## ALU
module ALU(
input clk,
input [15:0]a,b,
input [3*8:0] op,
output  reg [31:0]out
    );
wire [15:0]z1,z2;
wire [31:0]z3;
reg [15:0] a1, a2, a3, b1, b2, b3;
reg [1:0] sel;
wire Cout;
always @(*)
if(  op == "" || op == "~" || op == "|" || op == "&" || op == "~&" || op == "~|" ||
     op == "^" || op == "~^" || op == ">>" || op == "<<" || op == "asr" || 
     op == "asl" || op == "ror" || op == "rol" || op == "cmp" )
 sel = 2'b00;
else if(op == "+" || op == "-")
    sel = 2'b01;
else if( op == "*" )
    sel = 2'b10;
else
    sel = 2'b00;
logical L(a1, b1, op, z1);
arithmetic AA1( a2,b2,op,z2,Cout);
multiplier M( clk,a3, b3, z3);
always @(*)
case(sel)
2'b00 : begin
        a1 = a;
        a2 = 0;
        a3 = 0;
        b1 = b;
        b2 = 0;
        b3 = 0;
        out[15:0] = z1;
        out[31:16] = 0;
        end
2'b01  : begin
        a1 = 0;
        a2 = a;
        a3 = 0;
        b1 = 0;
        b2 = b;
        b3 = 0;
        out[15:0] = z2;
        out[16] = Cout;
        out[31:17] = 0;
        end     
default :  begin
        a1 = 0;
        a2 = 0;
        a3 = a;
        b1 = 0;
        b2 = 0;
        b3 = b;
       out = z3;
        end            
endcase
endmodule
Size: roughly 2600 cells after synthesis, about 32 flip-flops, about 90 I/O pins.
export LEC_CHECK = 0
export CAP_MARGIN = 20
export CORE_MARGIN = 2
export CORE_UTILIZATION = 68
export SETUP_SLACK_MARGIN = -1.55
export SLEW_MARGIN = 20
create_clock -name core_clock -period 21.9 [get_ports {clk}]
run.sh (not shown) runs the stock make flow with config.mk's settings and CLKGATE_MAP_FILE=.
The baseline died in 4_1_cts (DPL-0038).
Edit:
--- a/flow/config.mk
+++ b/flow/config.mk
@@ -7,0 +8 @@
+export ABC_AREA = 1
@@ -10,2 +11 @@
-export CORE_UTILIZATION = 68
-export SETUP_SLACK_MARGIN = -1.55
+export CORE_UTILIZATION = 66
==> flow/constraint.sdc (replaced) <==
create_clock -name core_clock -period 35.4 [get_ports {clk}]
set_input_delay 7.0800 -clock core_clock [delete_from_list [all_inputs] [get_ports {clk}]]
set_output_delay 7.0800 -clock core_clock [all_outputs]
set_load 0.01 [all_outputs]
Result: This time the run went through all stages and came out clean; die size rose by 3.8%; area after synthesis climbs by 0.81%; synthesized cell count is higher by 19%.
Edit:
--- a/flow/config.mk
+++ b/flow/config.mk
@@ -8 +7,0 @@
-export ABC_AREA = 1
@@ -11,0 +11 @@
+export SETUP_SLACK_MARGIN = 3.58
==> flow/constraint.sdc (replaced) <==
create_clock -name core_clock -period 28.0 [get_ports {clk}]
set_input_delay 5.6000 -clock core_clock [delete_from_list [all_inputs] [get_ports {clk}]]
set_output_delay 5.6000 -clock core_clock [all_outputs]
set_load 0.01 [all_outputs]
Effect: This time the run failed in 5_1_grt. Die size decreases slightly. Synthesized area falls slightly. Synthesized cell count came out lower by about a fifth.
Edit:
--- a/flow/config.mk
+++ b/flow/config.mk
@@ -10,2 +10,4 @@
-export CORE_UTILIZATION = 66
-export SETUP_SLACK_MARGIN = 3.58
+export CORE_UTILIZATION = 56
+export CTS_CLUSTER_DIAMETER = 190
+export CTS_CLUSTER_SIZE = 93
+export PLACE_DENSITY = 0.36
@@ -12,0 +15 @@
+export TNS_END_PERCENT = 15
Outcome: This time the run completed without violations; synthesized cell count is unchanged; synthesized area stays the same; die area rose by about a fifth.

* * *

Setup of run 1:
The RTL this note starts from:
==> flow/design.v <==
`timescale 1ns / 1ps
module logical(
input [15:0] a,b,
input [3*8:0] sel,
output reg [15:0] x
    );
 always@(*)
begin
    case(sel)
    "~": 
            x=~a;
    "|": 
            x=a|b;
    "&": 
            x=a&b;
    "~&": 
            x=~(a&b);
    "~|": 
            x=~(a|b);
    "^": 
            x=a^b;
    "~^": 
            x=~(a^b);
    "<<": 
            x=a<<1;
    ">>": 
            x=a>>1;
    "asl": 
            x={a[14:0],1'b0};
    "asr": 
            x={a[15],a[15:1]};
    "rol": 
            x={a[14:0],a[15]};
    "ror": 
            x={a[0],a[15:1]};  
    "cmp": 
            if(a>b)
                x=1;
             else if(a<b)
                x=16'hffff;
             else
                x=0;  
     default:
            x=0;
     endcase
end
endmodule
`timescale 1ns / 1ps
module arithmetic(
input [15:0] A,
input [15:0] B,
input [8:0] sel,
output reg [15:0] Sum,
output reg Cout
    );
wire [15:0] B_comp;
twos_comp TC(B,B_comp);
reg [15:0] b;
wire [15:0] S1;
wire c1;
adder A1( A, b, S1, c1);
always @(*)
case(sel)
"+" : begin
        b = B;
        Sum = S1;
        Cout = c1;
      end
"-" : begin
        b = B_comp;
        Sum = S1;
        Cout = 0;
      end       
default : begin
        b = B;
        Sum = 0;
        Cout = 0;
        end       
endcase 
endmodule
module adder(
input [15:0] A,
input [15:0] B,
output [15:0] Sum,
output Cout
    );
wire [2:0] cout_cla;
wire Cin;
assign Cin = 0;
carry_look_ahead CLA1(A[3:0],B[3:0], Cin, cout_cla[0]);
carry_look_ahead CLA2(A[7:4],B[7:4], cout_cla[0], cout_cla[1]);
carry_look_ahead CLA3(A[11:8],B[11:8], cout_cla[1], cout_cla[2] );  
carry_look_ahead CLA4(A[15:12],B[15:12], cout_cla[2], Cout );
ripple_carry_adder RCA1(A[3:0], B[3:0], Cin, Sum[3:0]);
ripple_carry_adder RCA2(A[7:4], B[7:4],cout_cla[0], Sum[7:4]);
ripple_carry_adder RCA3(A[11:8], B[11:8], cout_cla[1], Sum[11:8]);
ripple_carry_adder RCA4(A[15:12], B[15:12], cout_cla[2], Sum[15:12]);  
endmodule
module full_adder(
input a, b, cin,
output sum, cout
);
    assign sum = a ^ b ^ cin;
    assign cout = (a & b) | (b & cin) | (cin & a);
endmodule
module ripple_carry_adder(
    input [3:0] a, b,
    input cin,
    output [3:0] sum
);
    wire [3:0] c;
    full_adder FA1(a[0], b[0], cin, sum[0], c[0]);
    full_adder FA2(a[1], b[1], c[0], sum[1], c[1]);
    full_adder FA3(a[2], b[2], c[1], sum[2], c[2]);
    full_adder FA4(a[3], b[3], c[2], sum[3], c[3]);
endmodule
module carry_look_ahead(
input [3:0]a,b,
input Cin,
output Cout1);
wire [3:0]p,g;
assign p = a^b;
assign g = a&b;
assign Cout1 =  g[3] | (p[3] & g[2]) | (p[3] & p[2] & g[1]) | (p[3] & p[2] & p[1] & g[0]) | (p[3] & p[2] & p[1] & p[0] & Cin);
endmodule
module twos_comp(
input [15:0]B,
output [15:0]B_comp
);
assign B_comp = ~B + 1'b1;
endmodule
`timescale 1ns / 1ps
module multiplier( input clk, input[15:0]A1, B1, output reg [31:0] C);
integer i;
reg [31:0]A2;
reg [15:0]B2;
always@(posedge clk )
begin
		C=0;
		A2[15:0]=A1;
		A2[31:16]=0;
		B2=B1;
        for (i=0;i<16;i=i+1)
        begin
			if(B1[i]==1'b0)
			begin
				C=C+0;
			end
			else
			begin
				C=C+(A1<<i);
			end
		end
end
endmodule
`timescale 1ns / 1ps
module ALU(
input clk,
input [15:0]a,b,
input [3*8:0] op,
output  reg [31:0]out
    );
wire [15:0]z1,z2;
wire [31:0]z3;
reg [15:0] a1, a2, a3, b1, b2, b3;
reg [1:0] sel;
wire Cout;
always @(*)
if(  op == "" || op == "~" || op == "|" || op == "&" || op == "~&" || op == "~|" ||
     op == "^" || op == "~^" || op == ">>" || op == "<<" || op == "asr" || 
     op == "asl" || op == "ror" || op == "rol" || op == "cmp" )
 sel = 2'b00;
else if(op == "+" || op == "-")
    sel = 2'b01;
else if( op == "*" )
    sel = 2'b10;
else
    sel = 2'b00;
logical L(a1, b1, op, z1);
arithmetic AA1( a2,b2,op,z2,Cout);
multiplier M( clk,a3, b3, z3);
always @(*)
case(sel)
2'b00 : begin
        a1 = a;
        a2 = 0;
        a3 = 0;
        b1 = b;
        b2 = 0;
        b3 = 0;
        out[15:0] = z1;
        out[31:16] = 0;
        end
2'b01  : begin
        a1 = 0;
        a2 = a;
        a3 = 0;
        b1 = 0;
        b2 = b;
        b3 = 0;
        out[15:0] = z2;
        out[16] = Cout;
        out[31:17] = 0;
        end     
default :  begin
        a1 = 0;
        a2 = 0;
        a3 = a;
        b1 = 0;
        b2 = 0;
        b3 = b;
       out = z3;
        end            
endcase
endmodule
export LEC_CHECK = 0
export CAP_MARGIN = 20
export CORE_MARGIN = 2
export CORE_UTILIZATION = 40
export CTS_CLUSTER_DIAMETER = 141
export GPL_TIMING_DRIVEN = 0
export HOLD_SLACK_MARGIN = 0.01
export MAX_ROUTING_LAYER = met4
export MIN_ROUTING_LAYER = met1
export PLACE_DENSITY_LB_ADDON = 0.3
export SLEW_MARGIN = 20
export TNS_END_PERCENT = 15
create_clock -name core_clock -period 26.6 [get_ports {clk}]
> inputs changed (run 1 -> run 2)
Settings: a deleted PLACE_DENSITY_LB_ADDON that had been 0.3; a deleted MIN_ROUTING_LAYER that had been met1; a deleted MAX_ROUTING_LAYER that had been met4; a deleted CTS_CLUSTER_DIAMETER that had been 141; a deleted GPL_TIMING_DRIVEN that had been 0; a deleted TNS_END_PERCENT that had been 15; a deleted HOLD_SLACK_MARGIN that had been 0.01; a change of the clock period (ns, I/O delays scaled along) from 26.6 to 34.0.
==> comparison <==
Summary of run 2 over run 1: combinational cell area excluding buffers and inverters now smaller; power share of the combinational group now larger.
Max cell-internal power across run 1 and run 2: run 1
The worst slew margin relative to its limit of run 2 exceeds that of run 1 by 15 points.
The final reports for run 2 and run 1 show flip-flop and latch share of the layout cell area higher in the former.
Inputs modified between run 2 and run 3:
Settings: a change of CORE_UTILIZATION from 40 to 27; a change of the clock period (ns, I/O delays scaled along) from 34.0 to 32.6.
Findings:
Run 3 vs run 2 — detailed-routing wirelength on met1 dropped 530 um.
Going from run 2 to run 3, buffer count excluding the clock tree in the final layout went down by 7, endpoint required time on the critical path has decreased, last weighted congestion value of the routability-driven placer climbed about 0.6%, share of total power consumed by net switching down 2.3 points.
diff inputs: run 3 => run 4
Settings: a change of CORE_UTILIZATION from 27 to 65; an added ABC_AREA of 1; a change of the clock period (ns, I/O delays scaled along) from 32.6 to 18.8.
Notes after the runs:
In the summary table, run 4 is marked failed, with error DPL-0038 raised in clock tree synthesis (4_1_cts). As far as number of buffers added on ports goes, run 4 and run 3 are indistinguishable; the numbers are identical. Changes observed in run 4 relative to run 3: global placement routability congestion increased 8.1%; area after synthesis increased 150 um^2; sequential fraction of the synthesis area essentially unchanged; die extent in y decreased 92 um; area fraction in compound gates decreased 11 points. Die size: run 4 vs run 3 down 40000 um^2. Against run 3, Yosys chip area in run 4 rose slightly.

* * *

job 101:
Starts from the design.v that is shown in full above.
==> flow/config.mk <==
export PLATFORM = sky130hd
export DESIGN_NAME = ALU
export DESIGN_NICKNAME = ALU
export VERILOG_FILES = /design/flow/design.v
export SDC_FILE = /design/flow/constraint.sdc
export NUM_CORES = 4
export LEC_CHECK = 0
export ABC_AREA = 1
export CAP_MARGIN = 0
export CORE_ASPECT_RATIO = 1.74
export CORE_MARGIN = 2
export CORE_UTILIZATION = 48
export CTS_CLUSTER_DIAMETER = 369
export CTS_CLUSTER_SIZE = 98
export GPL_ROUTABILITY_DRIVEN = 1
export PLACE_DENSITY_LB_ADDON = 0.26
export SLEW_MARGIN = 20
export TNS_END_PERCENT = 30
==> flow/constraint.sdc <==
create_clock -name core_clock -period 33.2 [get_ports {clk}]
set_input_delay 6.6400 -clock core_clock [delete_from_list [all_inputs] [get_ports {clk}]]
set_output_delay 6.6400 -clock core_clock [all_outputs]
set_load 0.01 [all_outputs]
Job 101 ended with every stage complete and zero timing, DRC or antenna violations.
> inputs changed (job 101 -> job 102)
- CTS_CLUSTER_DIAMETER: 369 -> unset
- CORE_UTILIZATION: 48 -> 47
- CORE_ASPECT_RATIO: 1.74 -> 0.58
- CTS_CLUSTER_SIZE: 98 -> unset
- TNS_END_PERCENT: 30 -> unset
- the clock period (ns, I/O delays scaled along): 33.2 -> 17.3
==> results <==
Among job 102 and job 101, a clean, completed layout was produced by job 101 alone.
Job 102: flow complete, layout not clean; failing: setup timing
Taking job 101 over job 102, the worst voltage drop across the vdd grid ratio works out to 0.40.
From job 101 to job 102, count of hold buffers inserted by post-cts repair did not move at all.
Job 102 vs job 101 — routed wire length climbed by more than a quarter
Here is what was changed in the inputs of job 103 compared with job 102.
- an added SETUP_SLACK_MARGIN of 5.0
- a change of CORE_UTILIZATION from 47 to 31
- a change of the clock period (ns, I/O delays scaled along) from 17.3 to 33.2
## What came out
In summary, job 103 completed successfully, with a layout that passed the timing, DRC and antenna checks. From job 103 to job 102, gate count after technology mapping did not move at all. Re reported net switching power: job 103 and job 102 aren't equal, and the higher value belongs to job 102. The number of buffers on the longest clock path was comparable across job 103 and job 102. Looking at launch point of the worst path, the op[3] result is from job 103; the op[18] one comes from job 102. When the final numbers for job 103 and job 102 were put side by side, the number of tap instances turned out to be greater in job 103. Summary of job 103 over job 102: via count went down by about 24%, register fraction of the total cell area rose by 0.98 points, final worst-path setup slack now larger, die size +50%.
### job 103 -> job 104
- CORE_UTILIZATION: 31 -> 58
- PLACE_DENSITY_LB_ADDON: 0.26 -> unset
- the clock period (ns, I/O delays scaled along): 33.2 -> 21.3
### Flow results
On number of instances resized during post-cts repair: job 104 sits above job 103. Of job 103 and job 104, only job 103 finishes the flow clean. Job 104 did not finish; a tool error ended it in global routing. In terms of number of port buffers, job 104 and job 103 differ only marginally. Reported for job 104 and job 103, synthesized area turned out identical to the last digit.
diff inputs: job 104 => job 105
- an added CTS_CLUSTER_DIAMETER of 369
- a change of CORE_UTILIZATION from 58 to 38
- an added CTS_CLUSTER_SIZE of 98
- an added PLACE_DENSITY_LB_ADDON of 0.26
- an added TNS_END_PERCENT of 30
- a change of the clock period (ns, I/O delays scaled along) from 21.3 to 33.2
[summary]
Job 105 reached the final stage; the timing, DRC and antenna checks on its layout passed.
Job 104 → job 105: site row count now larger; worst setup timing slack at the placement stage now larger; horizontal die dimension now larger; area of placed instances now smaller.
Compared with job 104, in job 105 net count of the mapped netlist now sits at about the same level; half-perimeter wire length of the detailed placement result now smaller.
Job 105 -> job 104: maximum root-to-sink buffer count delta 0, exact match
Area of the die ends up higher on job 105.
Summary of job 105 over job 104: buffers inserted during post-CTS setup optimization lost 185; effective utilization at floorplan lost 21 points.

* * *

v2:
Starts from the design.v that is shown in full above.
clock: 21.3 ns
lec_check: 0
cap_margin: 20
core_margin: 2
core_utilization: 59
cts_cluster_diameter: 362
cts_cluster_size: 98
slew_margin: 20
Tool error GRT-0232 stopped v2 during 5_1_grt; no final results.
Relative to v2, the following input files were edited for v56:
Settings: CTS_CLUSTER_DIAMETER no longer set, was 362; CTS_CLUSTER_SIZE no longer set, was 98; CORE_UTILIZATION now 40, was 59; the clock period (ns, I/O delays scaled along) now 27.1, was 21.3.
Findings:
Relative to v2, the placed standard-cell area of v56 is lower by 21%.
As far as synthesized area goes, v2 and v56 are indistinguishable; the numbers are identical.
Summary across v56 and v2: the single failing run is v2.
The flow ended early for v2: it failed with a tool error in 5_1_grt.
[diff] post-placement setup slack, v56 relative to v2: improvement
Placer's final routability congestion estimate: v56 vs v2 down 0.57%
Changes in v30 relative to v56:
Settings: a change of CORE_UTILIZATION from 40 to 61; an added SETUP_SLACK_MARGIN of 5.0; a change of the clock period (ns, I/O delays scaled along) from 27.1 to 28.0.
==> comparison <==
Changes observed in v30 relative to v56: power drawn by the sequential cells dropped about 3%, core utilization climbed 35 points, overall track demand over capacity in global routing climbed 16 points, met1 layer wirelength in the final routing dropped 6.6%, total design power dropped about 6%.
v30 vs. v56: number of antenna violations at the first check in global routing +1; total length of routed wires +about 12%; number of buffers outside the clock class in the layout +about 80%.

* * *

RTL: the design.v shown in full above, as it stands there.
clock: 28.0 ns
lec_check: 0
cap_margin: 20
core_margin: 2
core_utilization: 70
cts_cluster_diameter: 190
cts_cluster_size: 93
slew_margin: 20
The baseline finished clean.
==> next run, changes <==
CORE_UTILIZATION = 65   (was 70)
CTS_CLUSTER_DIAMETER = 59   (was 190)
CTS_CLUSTER_SIZE = unset   (was 93)
SETUP_SLACK_MARGIN = 4.6   (was unset)
Effect:
- The changed run aborted during 5_1_grt on GRT-0232
- area after synthesis does not change
- die area goes up by a little under a tenth
- synthesized cell count does not change
==> next run, changes <==
ABC_AREA = 1   (was unset)
CORE_UTILIZATION = 41   (was 65)
CTS_CLUSTER_DIAMETER = 190   (was 59)
CTS_CLUSTER_SIZE = 18   (was unset)
SETUP_SLACK_MARGIN = unset   (was 4.6)
With this change the flow finished with timing, DRC and antenna clean.
Die size grows by 58%.
Area after synthesis rises by 0.81%.
Synthesized cell count goes up by 19%.
Power figures rest on the tool's default switching activity, not on a simulated workload.
